juniper:
// sa_top
module sa_top (
    input  logic          clk_i,
    input  logic          rst_ni,
    input  logic          s_valid_i,
    input  logic          s_last_i,
    input  logic          m_ready_i,
    output logic          s_ready_o,
    output logic          m_valid_o,
    output logic          m_last_o,
    input  logic [ 15:0]  sx_data_i,
    input  logic [ 63:0]  sk_data_i,
    output logic [ 63:0]  m_data_o
);
Size: roughly 16000 cells after synthesis, roughly 2000 flip-flops, ~150 I/O pins, roughly 130000 um^2 of cells after synthesis.
clock: 3.42 ns
lec_check: 0
cap_margin: 20
cell_pad_in_sites_global_placement: 0
core_aspect_ratio: 1.14
core_margin: 2
core_utilization: 71
cts_cluster_size: 25
hold_slack_margin: -0.1
max_routing_layer: met4
slew_margin: 20
run.sh (not shown) runs the stock make flow with config.mk's settings and CLKGATE_MAP_FILE=.
Layout checks on juniper: not met. Flow itself completed; violations: setup timing.
The inputs of garnet differ from those of juniper as listed below.
Settings: a deleted CTS_CLUSTER_SIZE that had been 25; a change of CORE_UTILIZATION from 71 to 65; a deleted HOLD_SLACK_MARGIN that had been -0.1; a change of MAX_ROUTING_LAYER from met4 to met5; an added CTS_CLUSTER_DIAMETER of 57; an added ABC_AREA of 1; a change of the clock period (ns, I/O delays scaled along) from 3.42 to 5.43.
Findings:
garnet completed every stage of the flow, and the final layout passed the timing, DRC and antenna checks. Looking at met3 routing resource usage after global routing, garnet sits 2.5 points lower than juniper does. Comparing garnet against juniper, there is no change at all in layout sequential cell count. Sort juniper and garnet by sequential share of layout area, descending, and garnet comes first. Of juniper and garnet, garnet shows the higher count of clock-net buffers in the final layout, with juniper below it. Delta (garnet minus juniper): proportion of cell area occupied by multi-input gates went down 2.2 points; overall power went down 35%.
Inputs modified between garnet and cedar:
Settings: CORE_UTILIZATION: 65 -> 72; PLACE_DENSITY: unset -> 0.66; CTS_CLUSTER_DIAMETER: 57 -> unset; ABC_AREA: 1 -> unset; CTS_CLUSTER_SIZE: unset -> 52; the clock period (ns, I/O delays scaled along): 5.43 -> 3.83.
Findings:
Higher maximum clock skew at final layout among cedar and garnet: garnet
Diff garnet -> cedar: final instance area went down 0.69%; hold slack saw a decrease; chip area estimate from yosys synthesis went down by 3.6%; layout-stage area growth over the synthesis result went up; critical path required time grew by 0.28 ns.
When cedar is measured against garnet, its met2 routing resource usage after global routing turns out 4.9 points higher.
Between garnet and cedar, the flow reports count of multi-input gates decreasing by a little under 10%.
The flow completed for cedar, but it is not clean: the layout still shows setup timing.
What yarrow does differently from cedar at the input level:
Settings: changing PLACE_DENSITY from 0.66 to 0.6; changing CORE_UTILIZATION from 72 to 16; removing CTS_CLUSTER_SIZE (formerly 52); removing CELL_PAD_IN_SITES_GLOBAL_PLACEMENT (formerly 0); removing CORE_ASPECT_RATIO (formerly 1.14); removing MAX_ROUTING_LAYER (formerly met5); changing the clock period (ns, I/O delays scaled along) from 3.83 to 6.19.
==> comparison <==
yarrow: all stages complete, timing, DRC and antenna checks passed. Summary of yarrow over cedar: filler cell count +78800; multi-input logic area -1.3%. yarrow vs. cedar: final instance count without filler cells moved up, area of the core higher, post-route total power fell by 17 mW, fraction of area in multi-input gates went down by 3.0 points, die area rose 350%. | met3 wirelength from detailed routing | lower: yarrow |. Compared with cedar, yarrow shows a lower sequential share of layout area. [yarrow] met3 track demand over resource in global routing fell 3.7 points relative to cedar. Highest fanout seen on the critical path for yarrow: 4 up relative to cedar.

========
sa_top again, from the RTL that the note above started with.
Settings: LEC_CHECK=0, CAP_MARGIN=20, CORE_MARGIN=2, CORE_UTILIZATION=72, CTS_CLUSTER_DIAMETER=27, CTS_CLUSTER_SIZE=41, SETUP_SLACK_MARGIN=0.59, SLEW_MARGIN=20; clock period 3.56 ns.
The first run produced a layout that fails on negative setup slack.
Then changed:
- CORE_UTILIZATION: 72 -> 40
- CTS_CLUSTER_DIAMETER: 27 -> not set
- CTS_CLUSTER_SIZE: 41 -> not set
- PLACE_DENSITY: not set -> 0.6
- SETUP_SLACK_MARGIN: 0.59 -> not set
- clock period: 3.56 -> 4.06 ns (I/O delays scaled with it)
The new run completed with no timing, DRC or antenna violations.
Critical path depth rose by 4.
Design area fell by a little under a tenth.
Sequential power fell by roughly a tenth.
Non-clock buffer count fell by 463.
Power fell by a quarter to a third.
Core utilization fell by 44 points.
Maximum frequency rose by a little under a tenth.
Worst setup slack is better by 0.79 ns.
Then changed:
- CAP_MARGIN: 20 -> 0
- CORE_UTILIZATION: 40 -> 72
- CTS_CLUSTER_DIAMETER: not set -> 28
- CTS_CLUSTER_SIZE: not set -> 46
- SETUP_SLACK_MARGIN: not set -> -0.19
- clock period: 4.06 -> 3.49 ns (I/O delays scaled with it)
What happened: Now the flow completed, yet does not pass: negative setup slack. Routed wire length rose by 8.1%. Design area rose by 6.2%. Die area fell by 44%. Count of clock-buffer cells in the layout rose by 218.
Then changed:
- CAP_MARGIN: 0 -> 15
- CTS_CLUSTER_DIAMETER: 28 -> 27
- CTS_CLUSTER_SIZE: 46 -> 14
- HOLD_SLACK_MARGIN: not set -> -0.08
- SETUP_SLACK_MARGIN: -0.19 -> 0.49
- clock period: 3.49 -> 3.43 ns (I/O delays scaled with it)
The new run finished with negative setup slack left.
Sequential share of layout area decreases by 0.97 points.
Setup slack gets worse by 0.31 ns.
Critical path depth is unchanged.
Combinational power rose by 16%.
Global-route usage went up by 2.7 points.
Final cell count rose by 1.3%.
Synthesized cell count stays the same.
Core utilization climbs by 3.5 points.
Then changed:
- CAP_MARGIN: 15 -> 20
- CORE_UTILIZATION: 72 -> 40
- CTS_CLUSTER_DIAMETER: 27 -> not set
- CTS_CLUSTER_SIZE: 14 -> not set
- HOLD_SLACK_MARGIN: -0.08 -> not set
- SETUP_SLACK_MARGIN: 0.49 -> 1.13
- clock period: 3.43 -> 4.06 ns (I/O delays scaled with it)
Effect: With this change the flow ran to the end with no violations; cell area went down by a few percent; worst hold slack improves by 0.30 ns; area after synthesis does not change; clock-buffer cell count drops by 257; setup slack improved by 0.92 ns; combinational power fell by about a fifth; total power drops by well over a third; utilization is lower by 42 points.
Then changed:
- CORE_UTILIZATION: 40 -> 62
- CTS_CLUSTER_SIZE: not set -> 99
- SETUP_SLACK_MARGIN: 1.13 -> not set
- clock period: 4.06 -> 3.04 ns (I/O delays scaled with it)
This time the run completed and failed the layout checks on negative setup slack.
Routed wire length is higher by 0.82%.
Design area increases by about 1.5%.
Clock power climbs by about 27%.
No activity file was given, so power comes from the tool's default toggle rates.
